## flow/config.mk

```make
export PLATFORM = sky130hd
export DESIGN_NAME = top_rx_surf
export DESIGN_NICKNAME = top_rx_surf
export VERILOG_FILES = /design/flow/design.v
export SDC_FILE = /design/flow/constraint.sdc
export NUM_CORES = 4
export LEC_CHECK = 0
export ABC_AREA = 1
export CAP_MARGIN = 20
export CELL_PAD_IN_SITES_DETAIL_PLACEMENT = 2
export CELL_PAD_IN_SITES_GLOBAL_PLACEMENT = 0
export CORE_MARGIN = 3
export CORE_UTILIZATION = 72
export CTS_CLUSTER_SIZE = 93
export GPL_TIMING_DRIVEN = 0
export HOLD_SLACK_MARGIN = 0.29
export MAX_ROUTING_LAYER = met4
export PLACE_DENSITY = 0.73
export SETUP_SLACK_MARGIN = 0.41
export SLEW_MARGIN = 20
```

## flow/constraint.sdc

```tcl
create_clock -name core_clock -period 6.96 [get_ports {clk}]
set_input_delay 1.3920 -clock core_clock [delete_from_list [all_inputs] [get_ports {clk}]]
set_output_delay 1.3920 -clock core_clock [all_outputs]
set_load 0.01 [all_outputs]
```

## flow/design.v

```verilog
module uart_bps_1(clk,rst_n,cnt_start,bps_sig
    );
    input clk;
    input rst_n;
    input cnt_start;
    output bps_sig;
    reg [12:0]cnt_bps;
    wire bps_sig;
    parameter bps_t = 13'd5207;
    always@(posedge clk or negedge rst_n)
    begin
       if(!rst_n)
       begin
          cnt_bps <= 13'd0;
       end
       else if(cnt_bps == bps_t)
       begin
          cnt_bps <= 13'd0;
       end
       else if(cnt_start)
       begin
          cnt_bps <= cnt_bps + 1'b1;
       end
       else 
       begin
          cnt_bps <= 1'b0;
       end
    end
    assign bps_sig = (cnt_bps ==  13'd2604) ? 1'b1 : 1'b0;   
endmodule
module uart_receive_1(
	input	clk,
	input	rst_n,
	input	clk_bps, 
	input	data_rx, 
	output	reg	rx_int, 
	output	[7:0]	data_tx, 
	output	reg	bps_start	 
    );
reg	[1:0]	rx;
always@(posedge	clk	or	negedge	rst_n)begin
	if(!rst_n)	rx <= 2'b11;
	else	begin
		rx[0]	<=	data_rx;
		rx[1]	<=	rx[0];
	end
end
wire	nege_edge;
	assign nege_edge= rx[1]	&	~rx[0]; 
reg	[3:0]num;
always@(posedge	clk	or	negedge	rst_n)begin
	if(!rst_n)	begin	
		bps_start <= 1'b0;	
		rx_int <= 1'b0;
	end
	else	if(nege_edge)begin
		bps_start <= 1'b1;
		rx_int <= 1'b1;
	end
	else if(num == 4'd10)begin
		bps_start <= 1'b0;	
		rx_int <= 1'b0;
	end
end
reg	[7:0]	rx_data_temp_r; 
reg	[7:0]	rx_data_r; 
always@(posedge	clk	or	negedge	rst_n)begin
	if(!rst_n)	begin	
		rx_data_r	<= 8'd0;
		rx_data_temp_r	<= 8'd0;
		num <= 4'd0;
	end
	else	if(rx_int)begin
		if(clk_bps)begin
			num <= num + 1'b1;
			case(num)
				4'd1: rx_data_temp_r[0] <= data_rx;	 
				4'd2: rx_data_temp_r[1] <= data_rx;	 
				4'd3: rx_data_temp_r[2] <= data_rx;	 
				4'd4: rx_data_temp_r[3] <= data_rx;	 
				4'd5: rx_data_temp_r[4] <= data_rx;	 
				4'd6: rx_data_temp_r[5] <= data_rx;	 
				4'd7: rx_data_temp_r[6] <= data_rx;	 
				4'd8: rx_data_temp_r[7] <= data_rx;	 
				default: ;
			endcase
		end
		else if(num == 4'd10)begin
			rx_data_r	<=rx_data_temp_r;
			num <= 4'd0;
		end
	end
end
assign	data_tx = rx_data_r;
endmodule
module surf_internet_rx(
    input              		clk,
    input              		rst_n,
    input   [7:0]      		data_rx,
	input					rx_int, 
	output					flag_en_1,
	output	reg	[7:0]		addr_daohang_data,	
	output  reg [92:0] 		data_rx_end_internet
);
	reg	[1:0]	rx_int_r;	
	always@(posedge	clk	or	negedge	rst_n)begin
		if(!rst_n)	begin
			rx_int_r[0]	<=	1'b0;
			rx_int_r[1]	<=	1'b0;
		end
		else	begin
			rx_int_r[0]	<=	rx_int;
			rx_int_r[1]	<=	rx_int_r[0];
		end
	end
	wire	nege_edge	= 	rx_int_r[1]	&	~rx_int_r[0]; 
	reg	[7:0]	data_rx_r; 
	always@(posedge	clk	or	negedge	rst_n)begin
		if(!rst_n)	begin
			data_rx_r <= 8'd0;
		end
		else	if(nege_edge)begin
			data_rx_r <= data_rx;
		end
	end
parameter length = 11;  
parameter [length-1 : 0]                          
                S_IDLE    = 11'b0000_0000_001,
                S_State1  = 11'b0000_0000_010,
                S_State2  = 11'b0000_0000_100,
                S_State3  = 11'b0000_0001_000,
                S_State4  = 11'b0000_0010_000,
				S_State5  = 11'b0000_0100_000,
                S_State6  = 11'b0000_1000_000,
				S_State7  = 11'b0001_0000_000,				
                S_State8  = 11'b0010_0000_000,
                S_State9  = 11'b0100_0000_000,				
				S_State10 = 11'b1000_0000_000;
reg [length-1 : 0] c_state;
reg [length-1 : 0] n_state;
always @(posedge clk or negedge rst_n) begin
    if (!rst_n) begin
        c_state <= S_IDLE;  
    end
    else begin
        c_state <= n_state;  
    end
end
always @(*) begin    
    case(c_state)
        S_IDLE   : 
          if (data_rx_r == 8'h64 && nege_edge) 
            n_state = S_State1;
          else 
            n_state = S_IDLE;
        S_State1 :
          if (data_rx_r == 8'h69 && nege_edge) 
            n_state = S_State2;
          else 
            n_state = S_State1;
        S_State2 :
          if (data_rx_r == 8'h73 && nege_edge) 
            n_state = S_State3;
          else  
            n_state = S_State2;
        S_State3 :
          if (data_rx_r == 8'h74 && nege_edge) 
            n_state = S_State4;
          else 
            n_state = S_State3;
        S_State4 :
          if (data_rx_r == 8'h61 && nege_edge) 
            n_state = S_State5;
          else 
            n_state = S_State4; 
		S_State5 :
          if (data_rx_r == 8'h6e && nege_edge) 
            n_state = S_State6;
          else 
            n_state = S_State5;
		S_State6 :
          if (data_rx_r == 8'h63 && nege_edge) 
            n_state = S_State7;
          else 
            n_state = S_State6;			
		S_State7 :
          if (data_rx_r == 8'h65 && nege_edge) 
            n_state = S_State8;
          else 
            n_state = S_State7;			
		S_State8 :
          if (data_rx_r == 8'h22 && nege_edge) 
            n_state = S_State9;
          else 
            n_state = S_State8;	
		S_State9 :
          if (data_rx_r == 8'h3a && nege_edge) 
            n_state = S_State10;
          else 
            n_state = S_State9;		
		S_State10 :
		  if (data_rx_r && nege_edge)
            n_state = S_IDLE;
          else 
            n_state = S_IDLE;
        default :
            n_state = S_IDLE;
    endcase 
end
reg         detected_o;
always @ (posedge clk or negedge rst_n) begin   
	if(!rst_n) begin
		detected_o <= 1'b0;
		end
	else if( c_state == S_State10) begin
		detected_o <= 1'b1;
		end
	else begin
		detected_o <= 1'b0;
		end
	end
	reg [5:0] num;  
	reg	start_reg;
	reg timeout;
always@(posedge clk)
   start_reg <= detected_o;
	reg [7:0] count;
always@(posedge clk or negedge rst_n) begin
   if (!rst_n)
		timeout <= 0;
   else if(start_reg == 0 && detected_o ==1) 
		timeout <= 1;
   else if(count == 8'd85)                   
		timeout <= 0;
   else
		timeout <= timeout;
	end
	reg	[7:0]	data_pickup_r; 
	always@(posedge	clk or negedge rst_n)begin
		if(!rst_n)	begin
			data_pickup_r <= 8'd0;
		end
		else if(timeout) begin
			data_pickup_r <= data_rx_r;                
		end
	end
	always@(posedge clk or negedge rst_n)              
	begin
		if(!rst_n)
			count <= 7;
		else if(data_pickup_r==8'h2C && nege_edge)
			count <= count + 1;
		else if(start_reg == 0 && detected_o ==1)
			count <= 0;
		else
			count <= count;
	end
	always@(posedge	clk	or	negedge	rst_n)
	begin
		if(!rst_n)	
			num	<= 4'd0;
		else if( start_reg == 0 && detected_o ==1 )	
			num <= 0;
		else if( (timeout && nege_edge) || (timeout && start_reg))				
			num <= num + 1'b1;
		else	
			num <= num;
	end
	reg	[79:0]	Latitude;		 
	reg	[87:0]	longitude;		 
	reg	[23:0]	distance_1;	 
	always@(posedge	clk	or	negedge	rst_n)begin
		if(!rst_n)	begin
			Latitude <= 0;						
			longitude <= 0;						
			distance_1 <= 24'b0000_0000_0000_0000_1111_1111;
		end                                                           
		else if(count == 8'd0 && nege_edge && data_pickup_r!=8'h2C && data_pickup_r >= 8'h30 && data_pickup_r <= 8'h39)begin              
			case(num)
				4'd1:	distance_1[23:16] <= data_pickup_r;                     
				4'd2:	distance_1[15:8] <= data_pickup_r;
				4'd3:	distance_1[7:0] <= data_pickup_r;
			default:;	
			endcase
		end
		else if(count == 8'd3&&nege_edge&& data_pickup_r!=8'h2C)begin           
			case(num)
				4'd1:	Latitude[39:32] <= data_pickup_r;
				4'd2:	Latitude[31:24] <= data_pickup_r;
				4'd3:	Latitude[23:16] <= data_pickup_r;
				4'd4:   Latitude[15:8] 	<= data_pickup_r;
				4'd5:	Latitude[7:0]  	<= data_pickup_r;	
			default:;
			endcase
		end
		else begin
			if(count == 8'd5 && nege_edge && data_pickup_r != 8'h2C)begin       
			case(num)
				4'd1:	longitude[39:32] <= data_pickup_r;
				4'd2:	longitude[31:24] <= data_pickup_r;
				4'd3:	longitude[23:16] <= data_pickup_r;
				4'd4:	longitude[15:8]  <= data_pickup_r;
				4'd5:   longitude[7:0]   <= data_pickup_r;	
			default:;
			endcase
			end	
		end
	end			
reg	[8:0]	distance;
	always @(posedge clk)
	begin
		if(data_pickup_r == 8'h2c && num == 3)	 
		distance <= distance_1[19:16]*10 + distance_1[11:8];
		else								 
		distance <= distance_1[19:16]*100 + distance_1[11:8]*10 + distance_1[3:0];
	end	
reg		[23:0]		b0;
reg		[23:0]		b1;
reg		[23:0]		b2;
reg		[23:0]		b3;
reg		[23:0]		b4;
reg		[23:0]		b5;
reg		[23:0]		b6;
reg		[23:0]		b7;
always @(posedge clk or negedge rst_n)
	if(!rst_n)
	begin
	b0 <= 24'd0;
	b1 <= 24'd0;
	b2 <= 24'd0;
	b3 <= 24'd0;
	b4 <= 24'd0;
	b5 <= 24'd0;
	b6 <= 24'd0;
	b7 <= 24'd0;
	end
	else begin
	b0 <= distance_1;
	b1 <= b0;
	b2 <= b1;
	b3 <= b2;
	b4 <= b3;
    b5 <= b4;
    b6 <= b5;
    b7 <= b6;
	end
reg		flag;
always @(*)
	begin
	if( (b7 - b6) == 0  && distance >= 18 && distance <= 227 && num == 3)
	flag = 1;
	else
	flag = 0;
	end
	wire [7:0]	c;
	assign c = flag ? distance[7:0] : 8'd0;
	wire [7:0]	d;
	assign d = (c > 200) ? c+5 : c;
reg		g0;
reg     g1;
always @(posedge clk or negedge rst_n)
	if(!rst_n)
	begin
	g0 <= 1'b0;
	g1 <= 1'b0;
	end
	else 
	begin
	g0 <= flag;
	g1 <= g0;
	end
wire	flag_posedge;
wire	flag_negedge;	
assign flag_posedge= (g0 && ~g1)? 1 : 0;	
assign flag_negedge= (~g0 && g1)? 1 : 0;
reg		[7:0]		cnt;	
always @(posedge clk or negedge rst_n)
	begin
		if(!rst_n)
		cnt <= 8'b0;
		else if(flag_negedge)
		cnt <= 8'b0;
		else if(cnt == 51)
		cnt <= cnt;
		else if(flag)
		cnt <= cnt + 1;
		else
		cnt <= cnt;
	end
assign flag_en = (cnt == 50)?1:0;
parameter length_1 = 12;  
parameter [length_1-1 : 0]                          
                S_IDLE_1_1		= 12'b0000_0000_0001,
                S_State1_1		= 12'b0000_0000_0010,
                S_State2_1		= 12'b0000_0000_0100,
                S_State3_1		= 12'b0000_0000_1000,
                S_State4_1		= 12'b0000_0001_0000,
				S_State5_1		= 12'b0000_0010_0000,
                S_State6_1		= 12'b0000_0100_0000,
				S_State7_1		= 12'b0000_1000_0000,				
                S_State8_1		= 12'b0001_0000_0000,
                S_State9_1		= 12'b0010_0000_0000,				
				S_State10_1		= 12'b0100_0000_0000,
				S_State11_1		= 12'b1000_0000_0000;		
reg [length_1-1 : 0] c_state_1;
reg [length_1-1 : 0] n_state_1;
always @(posedge clk or negedge rst_n) begin
    if (!rst_n) begin
        c_state_1 <= S_IDLE_1_1;  
    end
    else begin
        c_state_1 <= n_state_1;  
    end
end
always @(*) begin    
    case(c_state_1)
        S_IDLE_1_1   : 
          if (data_rx_r == 8'h64 && nege_edge) 
            n_state_1 = S_State1_1;
          else 
            n_state_1 = S_IDLE_1_1;
        S_State1_1 :
          if (data_rx_r == 8'h69 && nege_edge) 
            n_state_1 = S_State2_1;
          else 
            n_state_1 = S_State1_1;
        S_State2_1 :
          if (data_rx_r == 8'h72 && nege_edge) 
            n_state_1 = S_State3_1;
          else  
            n_state_1 = S_State2_1;
        S_State3_1 :
          if (data_rx_r == 8'h65 && nege_edge) 
            n_state_1 = S_State4_1;
          else 
            n_state_1 = S_State3_1;
        S_State4_1 :
          if (data_rx_r == 8'h63 && nege_edge) 
            n_state_1 = S_State5_1;
          else 
            n_state_1 = S_State4_1; 
		S_State5_1 :
          if (data_rx_r == 8'h74 && nege_edge) 
            n_state_1 = S_State6_1;
          else 
            n_state_1 = S_State5_1;
		S_State6_1 :
          if (data_rx_r == 8'h69 && nege_edge) 
            n_state_1 = S_State7_1;
          else 
            n_state_1 = S_State6_1;			
		S_State7_1 :
          if (data_rx_r == 8'h6f && nege_edge) 
            n_state_1 = S_State8_1;
          else 
            n_state_1 = S_State7_1;		
		S_State8_1 :
          if (data_rx_r == 8'h6e && nege_edge) 
            n_state_1 = S_State9_1;
          else 
            n_state_1 = S_State8_1;	
		S_State9_1 :
          if (data_rx_r == 8'h22 && nege_edge) 
            n_state_1 = S_State10_1;
          else 
            n_state_1 = S_State9_1;	
		S_State10_1 :
          if (data_rx_r == 8'h3a && nege_edge) 
            n_state_1 = S_State11_1;
          else 
            n_state_1 = S_State10_1;		
		S_State11_1 :
		  if (data_rx_r && nege_edge)
            n_state_1 = S_IDLE_1_1;
          else 
            n_state_1 = S_IDLE_1_1;
        default :
            n_state_1 = S_IDLE_1_1;
    endcase 
end
reg         		detected_o_1;
always @ (posedge clk or negedge rst_n) begin   
	if(!rst_n) begin
		detected_o_1 <= 1'b0;
		end
	else if( c_state_1 == S_State11_1) begin
		detected_o_1 <= 1'b1;
		end
	else begin
		detected_o_1 <= 1'b0;
		end
	end
	reg [5:0] num_1;  
	reg	start_reg_1;
	reg timeout_1;
always@(posedge clk)
   start_reg_1 <= detected_o_1;
	reg [7:0] count_1;
always@(posedge clk or negedge rst_n) begin
   if (!rst_n)
		timeout_1 <= 0;
   else if(start_reg_1 == 0 && detected_o_1 ==1) 
		timeout_1 <= 1;
   else if(count_1 == 8'd85)                   
		timeout_1 <= 0;
   else
		timeout_1 <= timeout_1;
	end
	reg	[7:0]	data_pickup_r_1; 
	always@(posedge	clk or negedge rst_n)begin
		if(!rst_n)	begin
			data_pickup_r_1 <= 8'd0;
		end
		else if(timeout_1) begin
			data_pickup_r_1 <= data_rx_r;                
		end
	end
	always@(posedge clk or negedge rst_n)              
	begin
		if(!rst_n)
			count_1 <= 7;
		else if(data_pickup_r_1==8'h2C && nege_edge)
			count_1 <= count_1 + 1;
		else if(start_reg_1 == 0 && detected_o_1 ==1)
			count_1 <= 0;
		else
			count_1 <= count_1;
	end
	always@(posedge	clk	or	negedge	rst_n)
	begin
		if(!rst_n)	
			num_1	<= 4'd0;
		else if( start_reg_1 == 0 && detected_o_1 ==1 )	
			num_1 <= 0;
		else if((timeout_1 && nege_edge) || (timeout_1 && start_reg_1))				
			num_1 <= num_1 + 1'b1;
		else	
			num_1 <= num_1;
	end
	reg	[3:0]		direction;	
always@(posedge	clk	or	negedge	rst_n)begin
	if(!rst_n)						
		direction <= 8'b0;                                                         
	else if(count_1 == 8'd0 && nege_edge && data_pickup_r!=8'h2C && data_pickup_r >= 8'h30 && data_pickup_r <= 8'h39)             
		case(num_1)
			4'd1:	direction <= data_pickup_r[3:0];                     
		default:	direction <= 4'b0;	
		endcase
	end
always @(posedge clk or negedge rst_n)
	begin
		if(!rst_n)	
		data_rx_end_internet <= 93'b0000_0000_1000_0000_0000_0000_0000_0000_0000_0000_0000_0000_0000_0000_0000_0000_0000_0000_0000_0000_0000_0000_0000_0;
		else if(flag)
		data_rx_end_internet[92:85] <= d;
		else if(num_1 == 2)
		data_rx_end_internet[83:80] <= direction;
		else
		data_rx_end_internet <= data_rx_end_internet;
	end	
reg		[7:0]		cnt_1;	
always @(posedge clk or negedge rst_n)
	begin
		if(!rst_n)
		cnt_1 <= 8'b0;
		else if(num_1 == 3)
		cnt_1 <= 8'b0;
		else if(cnt_1 == 51)
		cnt_1 <= cnt_1;
		else if(num_1 == 2)
		cnt_1 <= cnt_1 + 1;
		else
		cnt_1 <= cnt_1;
	end
assign flag_en_1 = (cnt_1 == 50)?1:0;	
always @(posedge clk or negedge rst_n)
	begin
	if(!rst_n)
	addr_daohang_data <= 8'b0;
	else if(cnt_1 == 50 )
	addr_daohang_data <= addr_daohang_data + 1'b1;
	else
	addr_daohang_data <= addr_daohang_data;
	end	
endmodule
module top_rx_surf(
	input 			clk,
	input 			rst_n,
	input 			data_rx,
	output			flag_en_1, 
	output [7:0]	addr_daohang_data,
	output [12:0]	data_rx_end_internet
    );
	wire 	[7:0]	data_tx;
	wire	[92:0]	nav_data;
	assign	data_rx_end_internet = nav_data[92:80];
surf_internet_rx u_surf_internet_rx (
    .clk(clk), 
    .rst_n(rst_n), 
    .data_rx(data_tx), 
    .rx_int(rx_int), 
	.flag_en_1(flag_en_1),
	.addr_daohang_data(addr_daohang_data),
    .data_rx_end_internet(nav_data)
    );
uart_bps_1 u_uart_bps_1 (
    .clk(clk), 
    .rst_n(rst_n), 
    .cnt_start(bps_start),
    .bps_sig(clk_bps)
    );
uart_receive_1 u_uart_receive_1 (
    .clk(clk), 
    .rst_n(rst_n), 
    .clk_bps(clk_bps), 
    .data_rx(data_rx), 
    .rx_int(rx_int), 
    .data_tx(data_tx), 
    .bps_start(bps_start)
    );
endmodule
```

## flow/run.sh

```bash
#!/bin/bash
# the make line also repeats each setting of config.mk as NAME=value (left out here)
make -C /OpenROAD-flow-scripts/flow DESIGN_CONFIG=/design/flow/config.mk WORK_HOME=/design/flow/orfs CLKGATE_MAP_FILE= finish
```

==> impl_metrics.toml, run 1 <==
# implementation run metrics
[outcome]
outcome = "did not finish"
stop_stage = "3_5_place_dp"
first-error = "[ERROR DPL-0033] detailed placement checks failed during check placement."

[floorplanning]
die-width_um = 155
die_y_um = 155
die_area_um2 = 24000
boundaryPins = 25
rows = 53
core_um2 = 21400
initCoreUtil_pct = 74.6

[synthesis]
netlist_area_um2 = 15900
synthAdderAreaFrac_pct = 6.61
ys_warn_count = 7
ys_top_logic_family = "simple AND/OR/NAND/NOR gates"
synth_top_cell_by_count = "nand2_1"
ys_ff = 376
compound_area_share_pct = 6.73
simple_gate_share_pct = 19.1
synth-edff-count = 0
area_leaders = "dfrtp_1 54%, nand2_1 8.8%, inv_1 6.3%, ha_1 5.7%, o21ai_0 3.2%"
largest_area_cell = "dfrtp_1"
ys_sh_xor_pct = 1.32
avgSynthCellArea_um2 = 9.56
synthCells = 1668
synth-main-ff-cell = "dfrtp_1"
syn_nets = 1751
common_cells = "372 x nand2_1, 347 x dfrtp_1, 269 x inv_1"
mux_area_share_pct = 0.424
async_flop_share_pct = 97.1
yosys-stat-area_um2 = 15900
yosys_cells = 1668
top_area_share_pct = 54.5
ys_seq_share_pct = 58.8
ys_types = 50

[place]
gp_congestion = 0.890
port_buffers = 23
## per-stage QoR
step,TNS [ns],setup slack [ns]
3_3_place_gp,-3623.46,-10.17
2_1_floorplan,0,4.14
==> inputs of run 2 (changes only) <==
Settings changed: CELL_PAD_IN_SITES_DETAIL_PLACEMENT 2 to default, CELL_PAD_IN_SITES_GLOBAL_PLACEMENT 0 to default, CORE_MARGIN 3 to 2, CTS_CLUSTER_DIAMETER from default to 397, CTS_CLUSTER_SIZE 93 to default, GPL_TIMING_DRIVEN 0 to default, HOLD_SLACK_MARGIN 0.29 to default, MAX_ROUTING_LAYER met4 to default, PLACE_DENSITY 0.73 to default, SETUP_SLACK_MARGIN 0.41 to 0.59.
Clock period 6.96 ns to 2.47 ns, I/O delays scaled along.
==> run 2 against run 1 <==
Against the previous run:
- the flow again stops in 3_5_place_dp
- die area shrank 2.6%
- area after synthesis is the same
- synthesized cell count is the same
==> impl_metrics.toml, run 2 <==
# implementation run metrics
[synthesis]
ys_seq_share_pct = 58.8
avgSynthCellArea_um2 = 9.56
top_area_share_pct = 54.5
ys_sh_xor_pct = 1.32
ys_warn_count = 7
async_flop_share_pct = 97.1
synth_top_cell_by_count = "nand2_1"
syn_nets = 1751
ys_ff = 376
ys_top_logic_family = "simple AND/OR/NAND/NOR gates"
synthAdderAreaFrac_pct = 6.61
yosys_cells = 1668
ys_types = 50
synth-main-ff-cell = "dfrtp_1"
area_leaders = "dfrtp_1 54%, nand2_1 8.8%, inv_1 6.3%, ha_1 5.7%, o21ai_0 3.2%"
common_cells = "372 x nand2_1, 347 x dfrtp_1, 269 x inv_1"
compound_area_share_pct = 6.73
netlist_area_um2 = 15900
synthCells = 1668
simple_gate_share_pct = 19.1
yosys-stat-area_um2 = 15900
mux_area_share_pct = 0.424
synth-edff-count = 0
largest_area_cell = "dfrtp_1"

[place]
gp_congestion = 0.921
port_buffers = 23

[floorplanning]
die-width_um = 153
initCoreUtil_pct = 73.3
rows = 54
core_um2 = 21800
die_y_um = 153
die_area_um2 = 23300
boundaryPins = 25

[outcome]
outcome = "did not finish"
first-error = "[ERROR DPL-0033] detailed placement checks failed during check placement."
stop_stage = "3_5_place_dp"
-- run 2: through the flow --
step / worst slack (ns) / instances / hold WS, ns / area (µm²)
after floorplan: -0.181 / 1668 / 0.198 / 16300
after global placement: -0.558 / 2080 / 0.332 / 17900
==> inputs of run 3 (changes only) <==
Settings changed: ABC_AREA 1 to default, CTS_CLUSTER_DIAMETER 397 to default, CTS_CLUSTER_SIZE from default to 15, PLACE_DENSITY_LB_ADDON from default to 0.13, SETUP_SLACK_MARGIN 0.59 to default.
Clock period 2.47 ns to 10.0 ns, I/O delays scaled along.
==> run 3 against run 2 <==
Against the previous run:
- now clean on timing, DRC and antenna
- synthesized cell count is 26% lower
- die area is 4.7% lower
- area after synthesis is 4.8% lower
==> impl_metrics.toml, run 3 <==
# physical design summary
[outcome]
outcome = "timing/DRC/antenna clean"

[run]
maxCapViolations = 0
warning_count = 42

[synthesis]
common_cells = "347 x dfrtp_1, 102 x nand2_1, 84 x nor2_1"
synth-edff-count = 0
netlist_area_um2 = 15200
largest_area_cell = "dfrtp_1"
synth-main-ff-cell = "dfrtp_1"
ys_ff = 376
mux_area_share_pct = 4.64
ys_top_logic_family = "simple AND/OR/NAND/NOR gates"
yosys-stat-area_um2 = 15200
simple_gate_share_pct = 12.9
synth_top_cell_by_count = "dfrtp_1"
synthAdderAreaFrac_pct = 6.94
top_area_share_pct = 57.2
ys_types = 69
compound_area_share_pct = 7.64
avgSynthCellArea_um2 = 12.3
ys_warn_count = 7
ys_sh_xor_pct = 3.93
ys_seq_share_pct = 61.8
async_flop_share_pct = 97.1
syn_nets = 1318
yosys_cells = 1235
area_leaders = "dfrtp_1 57%, ha_1 6.0%, mux2_2 4.3%, dfstp_2 3.1%, nand2_1 2.5%"
synthCells = 1235

[floorplanning]
boundaryPins = 25
die_area_um2 = 22200
rows = 53
core_um2 = 20800
die_y_um = 149
die-width_um = 149
initCoreUtil_pct = 72.9

[cts]
cts_tree = "yes"
cts_resized = 0
cts_sinks = 376
post-cts-setup-buffers = 0
clockRootBuffer = "clkbuf_16"
cts_buffers = 37
clk_path_buf_depth = 3
clkTransAtPathRegs_ns = 0.06
cts_hold_buf = 0
cts-htree-levels = 2
clock_latency_ns = 0.52

[setup_path]
cp_top_family = "AND-OR/OR-AND gates"
setup.worst_path.start = "u_surf_internet_rx.b7[6]"
crit_type = "reg -> reg"
rr_worst_depth = 17
crit_path_end = "u_surf_internet_rx.data_rx_end_internet[88]"
crit_path_end_kind = "register"
path_buffers = 0
reg2reg_from = "u_surf_internet_rx.b7[6]"
crit_path_start_kind = "register"
r2r_slack_ns = 5.46
worst-path-max-fanout = 6
crit_chain = "ha_1 > a211o_1 > and2_1 > o311ai_0 > o21ai_0 > a21boi_0 > a2bb2oi_1 > o211ai_1 > and3_1 > nand2_1 > ha_1 > nand2b_1 > a211o_1 > nand3_1 > nor2_1 > xor2_1 > mux2_2"
crit_required_ns = 10.40
cp_slowest_stage_delay_ns = 0.49
r2r_end = "u_surf_internet_rx.data_rx_end_internet[88]"
crit_slowest_cell = "o311ai_0"
cp.depth = 17
worstPathArrival_ns = 4.94

[final_timing]
finalCritPeriodShare_pct = 45.4
tightestPinTransition_ns = 0.955
hold-worst-slack_ns = 0.347
hold_viol_final = 0
rsz0062_at_grt = "false"
setup_viol = 0
max_freq_ghz = 0.220
skew_ns = 0.0200
relSlewSlack_pct = 36.1
drv_slew = 0
finalCriticalPeriod_ns = 4.54
setup_tns_ns = 0

[power]
p_sw_share_pct = 21.5
p_seq_mw = 1.55
maxPowerGroup = "registers"
powerComb_uw = 62.4
p_leak_nw = 8.33
power_frac_seq_pct = 53.1
combinationalPowerShare_pct = 2.1
intPower_mw = 2.30
pwr-share-clk_pct = 44.7
powerClk_mw = 1.31
ir_drop_mv = 0.169
p_switching_uw = 628
p_per_area_nw_per_um2 = 174

[place]
dp.cells = 1514
place_area_um2 = 15700
gp_congestion = 0.887
dp_hpwl_um = 19500
port_buffers = 23

[routing]
final_antenna_net_count = 0
drc_errors = 0
first_pass_iters = 5
wirelength_um = 30500
drt_iter0_markers = 668
vias = 9645
viasPerCell = 6.10
insertedDiodeCount = 0
wl_per_cell_um = 19.3

[worst_hold_path]
min_to = "u_surf_internet_rx.b4[13]"
hold_start = "u_surf_internet_rx.b3[13]"
hold-path-cell-count = 0
hp-class = "reg -> reg"

[layout]
finalNonFillerCells = 1580
layout-area-overhead-vs-synth_pct = 11.1
stdcell_area_um2 = 16800
fin_util_pct = 80.9
finish.net_count = 1361

[grt]
antenna_found_initial = 0
first_global_vias = 9991
grtUsageTotal_pct = 29.1
grt_pass1_wl_um = 50600
grt_overflow_total = 0
grt_max_degree = 116
run 3: routing by layer:
| metal | vias up | track usage, % | wire (µm) |
|---|---|---|---|
| met5 | - | 0 | 0 |
| met4 | 0 | 11.3 | 1090 |
| met3 | 101 | 4.04 | 1520 |
| met2 | 347 | 48.8 | 15500 |
| met1 | 4836 | 39.3 | 12400 |
| li1 | 4361 | - | - |
run 3: area by class of cell:
| cell class | instances | area (µm²) |
|---|---|---|
| clock buffer | 52 | 1050 |
| clock inverter | 14 | 100 |
| fill | 1149 | 3970 |
| inverter | 62 | 233 |
| multi-input combinational | 774 | 5470 |
| sequential | 376 | 9380 |
| tap | 275 | 344 |
| timing repair buffer | 27 | 277 |
run 3: per-stage QoR:
stage                     power [mW]  setup slack [ns]
after floorplan                 1.61              6.16
after global placement          1.64              5.87
after detailed placement        1.65              5.54
after CTS                       2.95              5.51
after global routing            3.02              5.12
final                           2.93              5.46
==> inputs of run 4 (changes only) <==
Settings changed: CTS_CLUSTER_DIAMETER from default to 377, CTS_CLUSTER_SIZE 15 to default, PLACE_DENSITY_LB_ADDON 0.13 to default, TNS_END_PERCENT from default to 5.
Clock period 10.0 ns to 9.07 ns, I/O delays scaled along.
==> run 4 against run 3 <==
Against the previous run:
- still clean
- register-to-register slack got worse by 0.77 ns
- routed wire length increased by 3.0%
- sequential power increased by about 10%
- core utilization increased by 1.2 points
- worst hold slack got worse by 0.0017 ns
- sequential share of layout area decreased by 0.81 points
- cell count increased by 0.19%
- design area increased by 1.5%
==> impl_metrics.toml, run 4 <==
# physical design summary
[run]
maxCapViolations = 0
warning_count = 44

[setup_path]
worstPathArrival_ns = 4.77
crit_type = "reg -> reg"
crit_path_start_kind = "register"
cp.depth = 17
worst-path-max-fanout = 6
path_buffers = 0
reg2reg_from = "u_surf_internet_rx.b7[6]"
cp_top_family = "AND-OR/OR-AND gates"
cp_slowest_stage_delay_ns = 0.48
crit_path_end_kind = "register"
setup.worst_path.start = "u_surf_internet_rx.b7[6]"
crit_required_ns = 9.47
crit_path_end = "u_surf_internet_rx.data_rx_end_internet[88]"
crit_slowest_cell = "o311ai_0"
r2r_slack_ns = 4.69
rr_worst_depth = 17
r2r_end = "u_surf_internet_rx.data_rx_end_internet[88]"
crit_chain = "ha_1 > a211o_1 > and2_1 > o311ai_0 > o21ai_0 > a21boi_0 > a2bb2oi_1 > o211ai_1 > and3_1 > nand2_1 > ha_1 > nand2b_1 > a211o_1 > nand3_1 > nor2_1 > xor2_1 > mux2_2"

[floorplanning]
die_y_um = 149
core_um2 = 20800
boundaryPins = 25
initCoreUtil_pct = 72.9
die_area_um2 = 22200
rows = 53
die-width_um = 149

[cts]
cts_hold_buf = 0
post-cts-setup-buffers = 0
clockRootBuffer = "clkbuf_16"
clkTransAtPathRegs_ns = 0.06
clock_latency_ns = 0.52
clk_path_buf_depth = 3
cts_tree = "yes"
cts_sinks = 376
cts_buffers = 38
cts_resized = 0
cts-htree-levels = 2

[synthesis]
syn_nets = 1318
synthCells = 1235
ys_types = 69
top_area_share_pct = 57.2
mux_area_share_pct = 4.64
area_leaders = "dfrtp_1 57%, ha_1 6.0%, mux2_2 4.3%, dfstp_2 3.1%, nand2_1 2.5%"
ys_top_logic_family = "simple AND/OR/NAND/NOR gates"
ys_sh_xor_pct = 3.93
simple_gate_share_pct = 12.9
ys_warn_count = 7
synth-edff-count = 0
ys_seq_share_pct = 61.8
yosys-stat-area_um2 = 15200
avgSynthCellArea_um2 = 12.3
synth_top_cell_by_count = "dfrtp_1"
synth-main-ff-cell = "dfrtp_1"
synthAdderAreaFrac_pct = 6.94
yosys_cells = 1235
ys_ff = 376
netlist_area_um2 = 15200
largest_area_cell = "dfrtp_1"
async_flop_share_pct = 97.1
common_cells = "347 x dfrtp_1, 102 x nand2_1, 84 x nor2_1"
compound_area_share_pct = 7.64

[final_timing]
setup_tns_ns = 0
finalCritPeriodShare_pct = 48.3
rsz0062_at_grt = "false"
skew_ns = 0.0144
finalCriticalPeriod_ns = 4.38
relSlewSlack_pct = 37.7
tightestPinTransition_ns = 0.935
setup_viol = 0
drv_slew = 0
max_freq_ghz = 0.228
hold_viol_final = 0

[layout]
finalNonFillerCells = 1583
layout-area-overhead-vs-synth_pct = 12.7
finish.net_count = 1362

[outcome]
outcome = "timing/DRC/antenna clean"

[power]
p_sw_share_pct = 20.6
intPower_mw = 2.77
p_seq_mw = 1.72
powerComb_uw = 68.4
power_frac_seq_pct = 49.1
powerClk_mw = 1.71
maxPowerGroup = "registers"
p_leak_nw = 8.46
combinationalPowerShare_pct = 2.0
ir_drop_mv = 0.200
p_switching_uw = 721
pwr-share-clk_pct = 48.9
p_per_area_nw_per_um2 = 204

[routing]
route.met3.wl_um = 1310
wirelength_um = 31500
first_pass_iters = 5
wl_met1_um = 12800
vias = 9529
top_layer = "met4"
final_antenna_net_count = 0
viasPerCell = 6.02
wl_met2_um = 16200
wl_per_cell_um = 19.9
insertedDiodeCount = 0
drt_iter0_markers = 629
drc_errors = 0

[worst_hold_path]
hold_start = "u_surf_internet_rx.b5[18]"
hp-class = "reg -> reg"
min_to = "u_surf_internet_rx.b6[18]"
hold-path-cell-count = 0

[place]
port_buffers = 23
dp.cells = 1513
dp_hpwl_um = 19300
gp_congestion = 0.847

[grt]
antenna_found_initial = 0
grt_overflow_total = 0
grt_max_degree = 197
first_global_vias = 10000
grtUsageTotal_pct = 29.5
grt_pass1_wl_um = 51300
==> run 4: stage by stage <==
stage                     hold slack (ns)  power, mW  cell area [µm²]  setup slack [ns]  util [%]
after floorplan                     0.331       1.77            15200              5.23         -
after global placement              0.331       1.81            15700              4.93      75.4
after detailed placement            0.335       1.81            15700              4.78      75.4
after CTS                           0.344       3.52            17100              4.74      82.0
after global routing                0.349       3.61            17100              4.39      82.1
final                               0.345       3.49            17100              4.69      82.1
==> run 4: routing by layer <==
layer | global-route usage, % | vias up
met1 | 38.5 | 4768
met4 | 13.1 | 0
met3 | 4.10 | 93
met5 | 0 | -
met2 | 50.2 | 298
li1 | - | 4370
==> run 4: layout make-up <==
cell class                 count  area, µm²
sequential                   376       9380
clock buffer                  47       1050
fill                        1072       3720
inverter                      62        233
multi-input combinational    774       5470
timing repair buffer          27        298
clock inverter                22        335
tap                          275        344
==> inputs of run 5 (changes only) <==
Settings changed: ABC_AREA from default to 0, CELL_PAD_IN_SITES_DETAIL_PLACEMENT from default to 2, CORE_UTILIZATION 72 to 56, CTS_CLUSTER_DIAMETER 377 to default, SETUP_SLACK_MARGIN from default to 0.49, TNS_END_PERCENT 5 to 90.
Clock period 9.07 ns to 10.0 ns, I/O delays scaled along.
==> run 5 against run 4 <==
Against the previous run:
- the run now fails in 4_1_cts
- synthesized cell count is the same
- die area up 28%
- area after synthesis is the same
==> impl_metrics.toml, run 5 <==
# implementation run metrics
[synthesis]
common_cells = "347 x dfrtp_1, 102 x nand2_1, 84 x nor2_1"
syn_nets = 1318
synthAdderAreaFrac_pct = 6.94
ys_ff = 376
mux_area_share_pct = 4.64
ys_types = 69
async_flop_share_pct = 97.1
synth-main-ff-cell = "dfrtp_1"
top_area_share_pct = 57.2
avgSynthCellArea_um2 = 12.3
compound_area_share_pct = 7.64
ys_warn_count = 7
ys_top_logic_family = "simple AND/OR/NAND/NOR gates"
largest_area_cell = "dfrtp_1"
simple_gate_share_pct = 12.9
ys_seq_share_pct = 61.8
synth-edff-count = 0
area_leaders = "dfrtp_1 57%, ha_1 6.0%, mux2_2 4.3%, dfstp_2 3.1%, nand2_1 2.5%"
synthCells = 1235
yosys_cells = 1235
synth_top_cell_by_count = "dfrtp_1"
yosys-stat-area_um2 = 15200
ys_sh_xor_pct = 3.93
netlist_area_um2 = 15200

[place]
gp_congestion = 0.848
dp_hpwl_um = 32100
place_area_um2 = 15800
dp_slack_ns = 5.16
port_buffers = 23

[floorplanning]
die_area_um2 = 28400
core_um2 = 26800
rows = 60
die_y_um = 169
die-width_um = 169
boundaryPins = 25
initCoreUtil_pct = 56.6

[outcome]
stop_stage = "4_1_cts"
first-error = "[ERROR DPL-0033] detailed placement checks failed during check placement."
outcome = "did not finish"
[run 5: through the flow]
stage | util (%) | power (mW) | cells | hold WS (ns)
floorplan | - | 1.61 | 1235 | 0.331
global placement | 58.9 | 1.65 | 1581 | 0.331
detailed placement | 58.9 | 1.66 | 1581 | 0.336
==> inputs of run 6 (changes only) <==
Settings changed: ABC_AREA 0 to default, CELL_PAD_IN_SITES_DETAIL_PLACEMENT 2 to default, CORE_UTILIZATION 56 to 71, CTS_CLUSTER_SIZE from default to 45, HOLD_SLACK_MARGIN from default to 0.13, SETUP_SLACK_MARGIN 0.49 to 0.31, TNS_END_PERCENT 90 to 55.
Clock period 10.0 ns to 4.97 ns, I/O delays scaled along.
==> run 6 against run 5 <==
Against the previous run:
- the run now finishes clean
- synthesized cell count unchanged
- die area down 21%
- area after synthesis unchanged
==> impl_metrics.toml, run 6 <==
# physical design summary
[final_timing]
drv_slew = 0
setup_tns_ns = 0
finalCritPeriodShare_pct = 87.2
max_freq_ghz = 0.231
hold_viol_final = 0
skew_ns = 0.0171
setup_viol = 0
hold-worst-slack_ns = 0.345
setup_ws_ns = 0.636
relSlewSlack_pct = 32.1
finalCriticalPeriod_ns = 4.33
tightestPinTransition_ns = 1.01
rsz0062_at_grt = "false"

[cts]
clockRootBuffer = "clkbuf_16"
cts_tree = "yes"
cts_hold_buf = 0
cts_buffers = 37
cts_sinks = 376
clock_latency_ns = 0.52
clk_path_buf_depth = 3
cts-htree-levels = 2
clkTransAtPathRegs_ns = 0.06

[run]
warning_count = 46
maxCapViolations = 0

[setup_path]
crit_path_end_kind = "register"
crit_type = "reg -> reg"
worstPathArrival_ns = 4.72
crit_slowest_cell = "o311ai_1"
path_buffers = 1
rr_worst_depth = 18
cp_top_family = "AND-OR/OR-AND gates"
r2r_slack_ns = 0.64
reg2reg_from = "u_surf_internet_rx.b6[6]"
r2r_end = "u_surf_internet_rx.data_rx_end_internet[88]"
crit_path_end = "u_surf_internet_rx.data_rx_end_internet[88]"
crit_path_start_kind = "register"
worst-path-max-fanout = 6
cp.depth = 18
cp_slowest_stage_delay_ns = 0.36
crit_required_ns = 5.36
setup.worst_path.start = "u_surf_internet_rx.b6[6]"
crit_chain = "inv_1 > ha_1 > a211o_1 > and2_1 > o311ai_1 > o21ai_0 > a21boi_0 > a2bb2oi_1 > o211ai_1 > and3_1 > nand2_1 > ha_1 > nand2b_1 > a211o_1 > nand3_1 > nor2_1 > xor2_1 > mux2_2"

[place]
dp.cells = 1514
place_area_um2 = 15700
dp_hpwl_um = 18900
dp_slack_ns = 0.672
port_buffers = 23
gp_congestion = 0.908

[synthesis]
ys_ff = 376
synth-main-ff-cell = "dfrtp_1"
area_leaders = "dfrtp_1 57%, ha_1 6.0%, mux2_2 4.3%, dfstp_2 3.1%, nand2_1 2.5%"
syn_nets = 1318
netlist_area_um2 = 15200
synth_top_cell_by_count = "dfrtp_1"
ys_warn_count = 7
avgSynthCellArea_um2 = 12.3
ys_sh_xor_pct = 3.93
ys_types = 69
yosys_cells = 1235
top_area_share_pct = 57.2
synth-edff-count = 0
ys_seq_share_pct = 61.8
common_cells = "347 x dfrtp_1, 102 x nand2_1, 84 x nor2_1"
simple_gate_share_pct = 12.9
async_flop_share_pct = 97.1
synthCells = 1235
yosys-stat-area_um2 = 15200
synthAdderAreaFrac_pct = 6.94
largest_area_cell = "dfrtp_1"
ys_top_logic_family = "simple AND/OR/NAND/NOR gates"
compound_area_share_pct = 7.64
mux_area_share_pct = 4.64

[worst_hold_path]
hp-class = "reg -> reg"
hold_start = "u_surf_internet_rx.b2[23]"
min_to = "u_surf_internet_rx.b3[23]"
hold-path-cell-count = 0

[floorplanning]
core_um2 = 21000
initCoreUtil_pct = 72.2
rows = 53
die_area_um2 = 22600
die_y_um = 150
die-width_um = 150
boundaryPins = 25

[power]
combinationalPowerShare_pct = 2.1
p_seq_mw = 3.13
ir_drop_mv = 0.302
maxPowerGroup = "registers"
pwr-share-clk_pct = 47.3
p_sw_share_pct = 20.4
power_frac_seq_pct = 50.7
intPower_mw = 4.92
p_per_area_nw_per_um2 = 364
powerClk_mw = 2.92
powerComb_uw = 127
p_switching_mw = 1.26
p_total_mw = 6.19
p_leak_nw = 8.42

[grt]
grtUsageTotal_pct = 28.2
grt_overflow_total = 0
grt_pass1_wl_um = 49600
first_global_vias = 9818
grt_max_degree = 139
antenna_found_initial = 0

[routing]
drt_iter0_markers = 643
vias = 9468
drc_errors = 0
viasPerCell = 5.98
wl_per_cell_um = 18.9
wirelength_um = 29900
insertedDiodeCount = 0
final_antenna_net_count = 0
first_pass_iters = 5

[layout]
fillers = 1128
stdcell_area_um2 = 17000
fin_util_pct = 80.9
finish.net_count = 1361
finalNonFillerCells = 1582
layout-area-overhead-vs-synth_pct = 12.1

[outcome]
outcome = "timing/DRC/antenna clean"
==> run 6: repair_timing <==
item / in CTS / in global routing
setup buffers: 0 / 0
endpoints found under the setup margin: 0 / 3
gates resized: 0 / 1
==> run 6: cell type report <==
cell class / instances / area (µm²) / area share [%]
clock buffer: 53 / 1090 / 6.40
clock inverter: 15 / 206 / 1.21
inverter: 62 / 233 / 1.37
multi-input combinational: 774 / 5470 / 32.1
sequential: 376 / 9380 / 55.1
tap: 275 / 344 / 2.02
timing repair buffer: 27 / 290 / 1.71
==> run 6: routing by layer <==
layer,global-route usage (%),share of wire (%),vias up
met5,0,0,-
met4,9.48,2.8,0
met3,4.42,4.5,72
met2,47.8,50,249
met1,37.9,42,4771
li1,-,-,4376
==> inputs of run 7 (changes only) <==
Settings changed: CORE_UTILIZATION 71 to 57, CTS_CLUSTER_DIAMETER from default to 377, CTS_CLUSTER_SIZE 45 to default, HOLD_SLACK_MARGIN 0.13 to default, SETUP_SLACK_MARGIN 0.31 to 2.76, TNS_END_PERCENT 55 to default.
Clock period 4.97 ns to 10.0 ns, I/O delays scaled along.
==> run 7 against run 6 <==
Against the previous run:
- clock skew decreased by 0.0012 ns
- sequential power decreased by about 50%
- power decreased by 50%
- first-iteration DRC count decreased by 2.5%
- critical path depth unchanged
- core utilization decreased by 15 points
- register-to-register slack improved by 5.1 ns
- synthesized cell count unchanged
- fmax increased by 0.88%
- sequential cell count unchanged
- clock power decreased by about 50%
- worst hold slack got worse by 0.0057 ns
- critical endpoint is now u_surf_internet_rx.data_rx_end_internet[89]
==> impl_metrics.toml, run 7 <==
# physical design summary
[outcome]
outcome = "timing/DRC/antenna clean"

[grt]
grt_pass1_wl_um = 45300
antenna_found_initial = 1
grtUsageTotal_pct = 19.7
grt_overflow_total = 0
grt_max_degree = 178
first_global_vias = 9012

[routing]
wl_per_cell_um = 16.0
final_antenna_net_count = 0
drc_errors = 0
viasPerCell = 5.48
drt_iter0_markers = 627
insertedDiodeCount = 0
first_pass_iters = 5
wirelength_um = 26300
vias = 9016

[synthesis]
synth_top_cell_by_count = "dfrtp_1"
area_leaders = "dfrtp_1 57%, ha_1 6.0%, mux2_2 4.3%, dfstp_2 3.1%, nand2_1 2.5%"
top_area_share_pct = 57.2
synthCells = 1235
netlist_area_um2 = 15200
mux_area_share_pct = 4.64
synth-main-ff-cell = "dfrtp_1"
ys_types = 69
simple_gate_share_pct = 12.9
common_cells = "347 x dfrtp_1, 102 x nand2_1, 84 x nor2_1"
async_flop_share_pct = 97.1
syn_nets = 1318
yosys-stat-area_um2 = 15200
ys_seq_share_pct = 61.8
ys_top_logic_family = "simple AND/OR/NAND/NOR gates"
yosys_cells = 1235
ys_sh_xor_pct = 3.93
compound_area_share_pct = 7.64
synth-edff-count = 0
avgSynthCellArea_um2 = 12.3
largest_area_cell = "dfrtp_1"
synthAdderAreaFrac_pct = 6.94
ys_warn_count = 7
ys_ff = 376

[power]
intPower_mw = 2.43
p_switching_uw = 630
powerComb_uw = 62.6
p_leak_nw = 8.42
combinationalPowerShare_pct = 2.0
p_seq_mw = 1.56
power_frac_seq_pct = 50.8
ir_drop_mv = 0.203
p_per_area_nw_per_um2 = 179
p_sw_share_pct = 20.6
pwr-share-clk_pct = 47.2
powerClk_mw = 1.45
p_total_mw = 3.06
maxPowerGroup = "registers"

[setup_path]
crit_path_start_kind = "register"
cp.depth = 18
crit_path_end_kind = "register"
crit_required_ns = 10.40
cp_top_family = "simple AND/OR/NAND/NOR gates"
crit_slowest_cell = "o311ai_0"
reg2reg_from = "u_surf_internet_rx.b7[6]"
crit_chain = "ha_1 > a211o_1 > and2_1 > o311ai_0 > o21ai_0 > xor2_1 > nor4_1 > nand4_1 > and4b_1 > and3_1 > nand2_1 > ha_1 > nand2b_1 > a211o_1 > and3_1 > o211ai_1 > xnor2_1 > mux2_2"
worstPathArrival_ns = 4.69
setup.worst_path.start = "u_surf_internet_rx.b7[6]"
rr_worst_depth = 18
cp_slowest_stage_delay_ns = 0.46
r2r_end = "u_surf_internet_rx.data_rx_end_internet[89]"
crit_type = "reg -> reg"
path_buffers = 0
r2r_slack_ns = 5.70
worst-path-max-fanout = 6
crit_path_end = "u_surf_internet_rx.data_rx_end_internet[89]"

[cts]
clock_latency_ns = 0.52
cts_sinks = 376
cts_tree = "yes"
cts_hold_buf = 0
post-cts-setup-buffers = 0
cts_resized = 0
cts_buffers = 39
clk_path_buf_depth = 3
clkTransAtPathRegs_ns = 0.06
clockRootBuffer = "clkbuf_16"
cts-htree-levels = 2

[layout]
finish.net_count = 1363
finalNonFillerCells = 1646
fillers = 1978
stdcell_area_um2 = 17100
layout-area-overhead-vs-synth_pct = 12.6

[place]
port_buffers = 23
place_area_um2 = 15800
gp_congestion = 0.874
dp.cells = 1574
dp_hpwl_um = 17700

[floorplanning]
die_area_um2 = 27900
boundaryPins = 25
rows = 59
die-width_um = 167
die_y_um = 167
core_um2 = 26100
initCoreUtil_pct = 58.2

[worst_hold_path]
min_to = "u_surf_internet_rx.b1[14]"
hp-class = "reg -> reg"
hold_start = "u_surf_internet_rx.b0[14]"
hold-path-cell-count = 0

[final_timing]
setup_viol = 0
rsz0062_at_grt = "false"
tightestPinTransition_ns = 0.986
finalCritPeriodShare_pct = 43.0
setup_tns_ns = 0
max_freq_ghz = 0.233
hold_viol_final = 0
skew_ns = 0.0159
finalCriticalPeriod_ns = 4.30
drv_slew = 0
relSlewSlack_pct = 33.6

[run]
maxCapViolations = 0
warning_count = 44
==> run 7: metrics by stage <==
step	hold slack [ns]	util, %	setup WS, ns
2_1_floorplan	0.331	-	6.16
3_3_place_gp	0.331	60.5	5.85
3_5_place_dp	0.335	60.5	5.73
4_1_cts	0.334	65.6	5.69
5_1_grt	0.349	65.6	5.38
6_report	0.339	65.6	5.70
==> run 7: layout make-up <==
type,count,area (µm²),area share (%)
Clock buffer,59,1150,6.74
Clock inverter,13,161,0.945
Inverter,62,233,1.36
Multi-Input combinational cell,774,5470,32.0
Sequential cell,376,9380,54.9
Tap cell,335,419,2.45
Timing Repair Buffer,27,278,1.63
==> run 7: routing by layer <==
layer	global-route usage [%]	share of wire, %
met4	5.09	1.8
met1	30.0	50
met3	3.14	3.7
met5	0	0
met2	30.0	45
==> inputs of run 8 (changes only) <==
Settings changed: CORE_UTILIZATION 57 to 61, CTS_CLUSTER_DIAMETER 377 to default, SETUP_SLACK_MARGIN 2.76 to default.
Clock period 10.0 ns to 5.9 ns, I/O delays scaled along.
==> run 8 against run 7 <==
Against the previous run:
- highest routed layer unchanged
- still clean
- critical path type unchanged
- setup slack worse by 4.2 ns
- sequential cell count is the same
- largest power group is now the clock network
- critical path depth down 1
- register-to-register slack worse by 4.2 ns
==> impl_metrics.toml, run 8 <==
# physical design summary
[cts]
cts-htree-levels = 2
cts_resized = 0
clkTransAtPathRegs_ns = 0.06
cts_buffers = 39
cts_sinks = 376
cts_hold_buf = 0
cts_tree = "yes"
clockRootBuffer = "clkbuf_16"
clk_path_buf_depth = 3
post-cts-setup-buffers = 0
clock_latency_ns = 0.52

[setup_path]
r2r_end = "u_surf_internet_rx.data_rx_end_internet[89]"
cp_slowest_stage_delay_ns = 0.44
rr_worst_depth = 17
setup.worst_path.start = "u_surf_internet_rx.b7[6]"
crit_path_end_kind = "register"
crit_path_end = "u_surf_internet_rx.data_rx_end_internet[89]"
crit_chain = "ha_1 > a211o_1 > and2_1 > o311ai_0 > o21ai_0 > a21boi_0 > a2bb2oi_1 > o211ai_1 > and3_1 > nand2_1 > ha_1 > nand2b_1 > a211o_1 > and3_1 > o211ai_1 > xnor2_1 > mux2_2"
cp_top_family = "AND-OR/OR-AND gates"
crit_type = "reg -> reg"
worst-path-max-fanout = 6
path_buffers = 0
reg2reg_from = "u_surf_internet_rx.b7[6]"
crit_slowest_cell = "o311ai_0"
crit_required_ns = 6.29
r2r_slack_ns = 1.55
worstPathArrival_ns = 4.74
cp.depth = 17
crit_path_start_kind = "register"

[synthesis]
synth-main-ff-cell = "dfrtp_1"
simple_gate_share_pct = 12.9
area_leaders = "dfrtp_1 57%, ha_1 6.0%, mux2_2 4.3%, dfstp_2 3.1%, nand2_1 2.5%"
ys_sh_xor_pct = 3.93
synth-edff-count = 0
yosys_cells = 1235
async_flop_share_pct = 97.1
ys_warn_count = 7
yosys-stat-area_um2 = 15200
ys_seq_share_pct = 61.8
common_cells = "347 x dfrtp_1, 102 x nand2_1, 84 x nor2_1"
largest_area_cell = "dfrtp_1"
synthCells = 1235
avgSynthCellArea_um2 = 12.3
netlist_area_um2 = 15200
top_area_share_pct = 57.2
synthAdderAreaFrac_pct = 6.94
mux_area_share_pct = 4.64
compound_area_share_pct = 7.64
ys_top_logic_family = "simple AND/OR/NAND/NOR gates"
ys_types = 69
ys_ff = 376
synth_top_cell_by_count = "dfrtp_1"
syn_nets = 1318

[place]
dp_hpwl_um = 18100
place_area_um2 = 15800
gp_congestion = 0.852
port_buffers = 23
dp.cells = 1563

[layout]
fin_util_pct = 70.5
fillers = 1697
finalNonFillerCells = 1633
layout-area-overhead-vs-synth_pct = 13.4
finish.net_count = 1363
stdcell_area_um2 = 17200

[worst_hold_path]
hold_start = "u_surf_internet_rx.b4[21]"
hp-class = "reg -> reg"
min_to = "u_surf_internet_rx.b5[21]"
hold-path-cell-count = 0

[final_timing]
tightestPinTransition_ns = 0.940
drv_slew = 0
relSlewSlack_pct = 37.4
skew_ns = 0.0217
setup_viol = 0
finalCritPeriodShare_pct = 73.7
setup_tns_ns = 0
hold_viol_final = 0
rsz0062_at_grt = "false"
max_freq_ghz = 0.230
finalCriticalPeriod_ns = 4.35

[power]
powerClk_mw = 2.73
p_total_mw = 5.47
p_per_area_nw_per_um2 = 318
p_seq_mw = 2.64
ir_drop_mv = 0.282
power_frac_seq_pct = 48.2
powerComb_uw = 104
maxPowerGroup = "the clock network"
combinationalPowerShare_pct = 1.9
intPower_mw = 4.38
pwr-share-clk_pct = 49.9
p_sw_share_pct = 19.9
p_switching_mw = 1.09
p_leak_nw = 8.47

[floorplanning]
rows = 57
die_area_um2 = 26100
die_y_um = 162
core_um2 = 24400
boundaryPins = 25
die-width_um = 162
initCoreUtil_pct = 62.2

[routing]
drt_iter0_markers = 506
viasPerCell = 5.51
drc_errors = 0
first_pass_iters = 5
final_antenna_net_count = 0
vias = 8995
insertedDiodeCount = 0
wl_per_cell_um = 16.6
wirelength_um = 27100

[grt]
antenna_found_initial = 0
first_global_vias = 9103
grt_pass1_wl_um = 46100
grt_overflow_total = 0
grt_max_degree = 133
grtUsageTotal_pct = 21.9

[run]
warning_count = 46
maxCapViolations = 0

[outcome]
outcome = "timing/DRC/antenna clean"
run 8: area by class of cell:
class / count / area, µm² / share of cell area, %
sequential: 376 / 9380 / 54.5
multi-input combinational: 774 / 5470 / 31.8
clock buffer: 49 / 1040 / 6.06
tap: 324 / 405 / 2.36
clock inverter: 21 / 403 / 2.34
timing repair buffer: 27 / 278 / 1.61
inverter: 62 / 233 / 1.35
run 8: metal layers:
layer	track usage [%]	share of wire [%]	up-vias
li1	-	-	4367
met2	35.9	48	125
met3	3.32	2.8	39
met1	31.4	47	4464
met4	5.23	1.6	0
met5	0	0	-
run 8: metrics by stage:
step | hold slack [ns] | setup WS, ns
global route | 0.346 | 1.14
CTS | 0.342 | 1.58
finish | 0.344 | 1.55
floorplan | 0.331 | 2.06
global placement | 0.331 | 1.73
detailed placement | 0.335 | 1.59
==> inputs of run 9 (changes only) <==
Settings changed: CORE_UTILIZATION 61 to 40, SETUP_SLACK_MARGIN from default to 1.3.
Clock period 5.9 ns to 4.44 ns, I/O delays scaled along.
==> run 9 against run 8 <==
Against the previous run:
- die area increased by 51%
- via count rose by 1.4%
- design area grew 3.8%
- routed wire length up 0.38%
- sequential power rose by 33%
- sequential share of layout area shrank 2.0 points
- combinational power grew 38%
- cell count is 12% higher
- setup slack worse by 0.96 ns
- worst hold slack got worse by 0.0076 ns
- area after synthesis unchanged
- largest cell class unchanged
==> impl_metrics.toml, run 9 <==
# physical design summary
[synthesis]
ys_types = 69
largest_area_cell = "dfrtp_1"
area_leaders = "dfrtp_1 57%, ha_1 6.0%, mux2_2 4.3%, dfstp_2 3.1%, nand2_1 2.5%"
synthAdderAreaFrac_pct = 6.94
synth-main-ff-cell = "dfrtp_1"
avgSynthCellArea_um2 = 12.3
mux_area_share_pct = 4.64
async_flop_share_pct = 97.1
synth_top_cell_by_count = "dfrtp_1"
ys_warn_count = 7
top_area_share_pct = 57.2
compound_area_share_pct = 7.64
synth-edff-count = 0
ys_top_logic_family = "simple AND/OR/NAND/NOR gates"
yosys-stat-area_um2 = 15200
synthCells = 1235
netlist_area_um2 = 15200
syn_nets = 1318
ys_ff = 376
ys_sh_xor_pct = 3.93
ys_seq_share_pct = 61.8
common_cells = "347 x dfrtp_1, 102 x nand2_1, 84 x nor2_1"
yosys_cells = 1235
simple_gate_share_pct = 12.9

[power]
intPower_mw = 5.72
ir_drop_mv = 0.333
pwr-share-clk_pct = 49.1
powerClk_mw = 3.52
combinationalPowerShare_pct = 2.0
p_switching_mw = 1.45
p_seq_mw = 3.50
maxPowerGroup = "the clock network"
p_leak_nw = 8.63
p_per_area_nw_per_um2 = 401
powerComb_uw = 144
power_frac_seq_pct = 48.9
p_sw_share_pct = 20.2

[setup_path]
crit_required_ns = 4.85
setup.worst_path.start = "u_surf_internet_rx.b6[3]"
reg2reg_from = "u_surf_internet_rx.b6[3]"
cp_top_family = "simple AND/OR/NAND/NOR gates"
rr_worst_depth = 13
crit_path_end_kind = "register"
cp.depth = 13
r2r_end = "u_surf_internet_rx.data_rx_end_internet[91]"
crit_chain = "inv_2 > ha_4 > a21o_4 > and2_4 > nor3_4 > mux2i_1 > o211ai_1 > or3_1 > or4_4 > or4b_4 > nor3_4 > buf_6 > mux2_2"
path_buffers = 2
worst-path-max-fanout = 6
crit_path_start_kind = "register"
crit_path_end = "u_surf_internet_rx.data_rx_end_internet[91]"
crit_top_cell = "nor3_4"
crit_slowest_cell = "or4b_4"
worstPathArrival_ns = 4.25
cp_slowest_stage_delay_ns = 0.55
r2r_slack_ns = 0.59
crit_type = "reg -> reg"

[layout]
finalNonFillerCells = 1832
layout-area-overhead-vs-synth_pct = 17.8
finish.net_count = 1373
fillers = 3359

[final_timing]
setup_viol = 0
max_freq_ghz = 0.260
finalCritPeriodShare_pct = 86.6
setup_tns_ns = 0
rsz0062_at_grt = "true"
relSlewSlack_pct = 41.5
drv_slew = 0
hold_viol_final = 0
finalCriticalPeriod_ns = 3.85
tightestPinTransition_ns = 0.877
skew_ns = 0.0177

[grt]
antenna_found_initial = 0
first_global_vias = 9297
grt_pass1_wl_um = 46800
grt_max_degree = 110
grtUsageTotal_pct = 14.6
grt_overflow_total = 0

[run]
maxCapViolations = 0
warning_count = 45

[floorplanning]
die_y_um = 199
core_um2 = 37500
boundaryPins = 25
die-width_um = 199
die_area_um2 = 39500
initCoreUtil_pct = 40.5
rows = 71

[place]
dp.cells = 1751
gp_congestion = 0.896
dp_hpwl_um = 18500
port_buffers = 23

[routing]
viasPerCell = 4.98
insertedDiodeCount = 0
drt_iter0_markers = 421
wirelength_um = 27200
wl_per_cell_um = 14.9
vias = 9125
first_pass_iters = 5
drc_errors = 0
final_antenna_net_count = 0

[cts]
clkTransAtPathRegs_ns = 0.06
cts-htree-levels = 2
cts_buffers = 39
clock_latency_ns = 0.53
cts_sinks = 376
clk_path_buf_depth = 3
cts_tree = "yes"
clockRootBuffer = "clkbuf_16"

[worst_hold_path]
hold-path-cell-count = 0
hold_start = "u_surf_internet_rx.b0[10]"
hp-class = "reg -> reg"
min_to = "u_surf_internet_rx.b1[10]"

[outcome]
outcome = "timing/DRC/antenna clean"
[run 9: per-stage QoR]
step / hold WS, ns / setup WS, ns / area [µm²] / power [mW] / util [%]
2_1_floorplan: 0.331 / 0.925 / 15300 / 3.62 / -
3_5_place_dp: 0.335 / 0.497 / 16100 / 3.72 / 43.1
3_3_place_gp: 0.331 / 0.539 / 16100 / 3.71 / 43.1
4_1_cts: 0.343 / 0.642 / 17800 / 7.28 / 47.5
6_report: 0.336 / 0.594 / 17900 / 7.16 / 47.7
5_1_grt: 0.345 / 0.358 / 17900 / 7.46 / 47.7
[run 9: routing by layer]
layer  GRT usage [%]  wire length [µm]
met1            19.6             12400
met2            24.1             13100
met3            2.42               883
met4            4.92               791
met5               0                 0
[run 9: area by class of cell]
| class | count | area (µm²) | share of cell area (%) |
|---|---|---|---|
| clock inverters | 23 | 339 | 1.90 |
| well taps | 511 | 639 | 3.58 |
| repair buffers | 37 | 384 | 2.15 |
| multi-input cells | 774 | 5810 | 32.5 |
| clock buffers | 49 | 1080 | 6.07 |
| inverters | 62 | 233 | 1.30 |
| flip-flops and latches | 376 | 9380 | 52.5 |
[run 9: repair_timing]
item	4_1_cts	5_1_grt
endpoints found under the setup margin	13	14
pin swaps	20	12
hold buffers	0	0
buffers inserted	7	2
resized	40	13
endpoints found under the hold margin	0	0
==> inputs of run 10 (changes only) <==
Settings changed: ABC_AREA from default to 1, CELL_PAD_IN_SITES_DETAIL_PLACEMENT from default to 2, CELL_PAD_IN_SITES_GLOBAL_PLACEMENT from default to 0, CORE_MARGIN 2 to 3, CORE_UTILIZATION 40 to 72, CTS_CLUSTER_SIZE from default to 93, GPL_TIMING_DRIVEN from default to 0, HOLD_SLACK_MARGIN from default to -0.05, MAX_ROUTING_LAYER from default to met4, PLACE_DENSITY from default to 0.73, SETUP_SLACK_MARGIN 1.3 to 0.41.
Clock period 4.44 ns to 10.0 ns, I/O delays scaled along.
==> run 10 against run 9 <==
Against the previous run:
- the flow now stops in 3_5_place_dp
- synthesized cell count grew 35%
- die area shrank 39%
- area after synthesis grew 5.1%
==> impl_metrics.toml, run 10 <==
# implementation run metrics
[synthesis]
ys_types = 50
ys_seq_share_pct = 58.8
netlist_area_um2 = 15900
synth_top_cell_by_count = "nand2_1"
async_flop_share_pct = 97.1
compound_area_share_pct = 6.73
avgSynthCellArea_um2 = 9.56
top_area_share_pct = 54.5
ys_ff = 376
mux_area_share_pct = 0.424
yosys_cells = 1668
synth-edff-count = 0
largest_area_cell = "dfrtp_1"
area_leaders = "dfrtp_1 54%, nand2_1 8.8%, inv_1 6.3%, ha_1 5.7%, o21ai_0 3.2%"
synth-main-ff-cell = "dfrtp_1"
syn_nets = 1751
synthCells = 1668
synthAdderAreaFrac_pct = 6.61
yosys-stat-area_um2 = 15900
ys_sh_xor_pct = 1.32
common_cells = "372 x nand2_1, 347 x dfrtp_1, 269 x inv_1"
ys_warn_count = 7
ys_top_logic_family = "simple AND/OR/NAND/NOR gates"
simple_gate_share_pct = 19.1

[floorplanning]
die-width_um = 155
rows = 53
core_um2 = 21400
boundaryPins = 25
initCoreUtil_pct = 74.6
die_y_um = 155
die_area_um2 = 24000

[outcome]
stop_stage = "3_5_place_dp"
first-error = "[ERROR DPL-0033] detailed placement checks failed during check placement."
outcome = "did not finish"

[place]
port_buffers = 23
gp_congestion = 0.890
[run 10: per-stage QoR]
stage          power [mW]  area [µm²]
2_1_floorplan        1.62       15900
3_3_place_gp         1.66       16500
Power figures rest on the tool's default switching activity, not on a simulated workload.
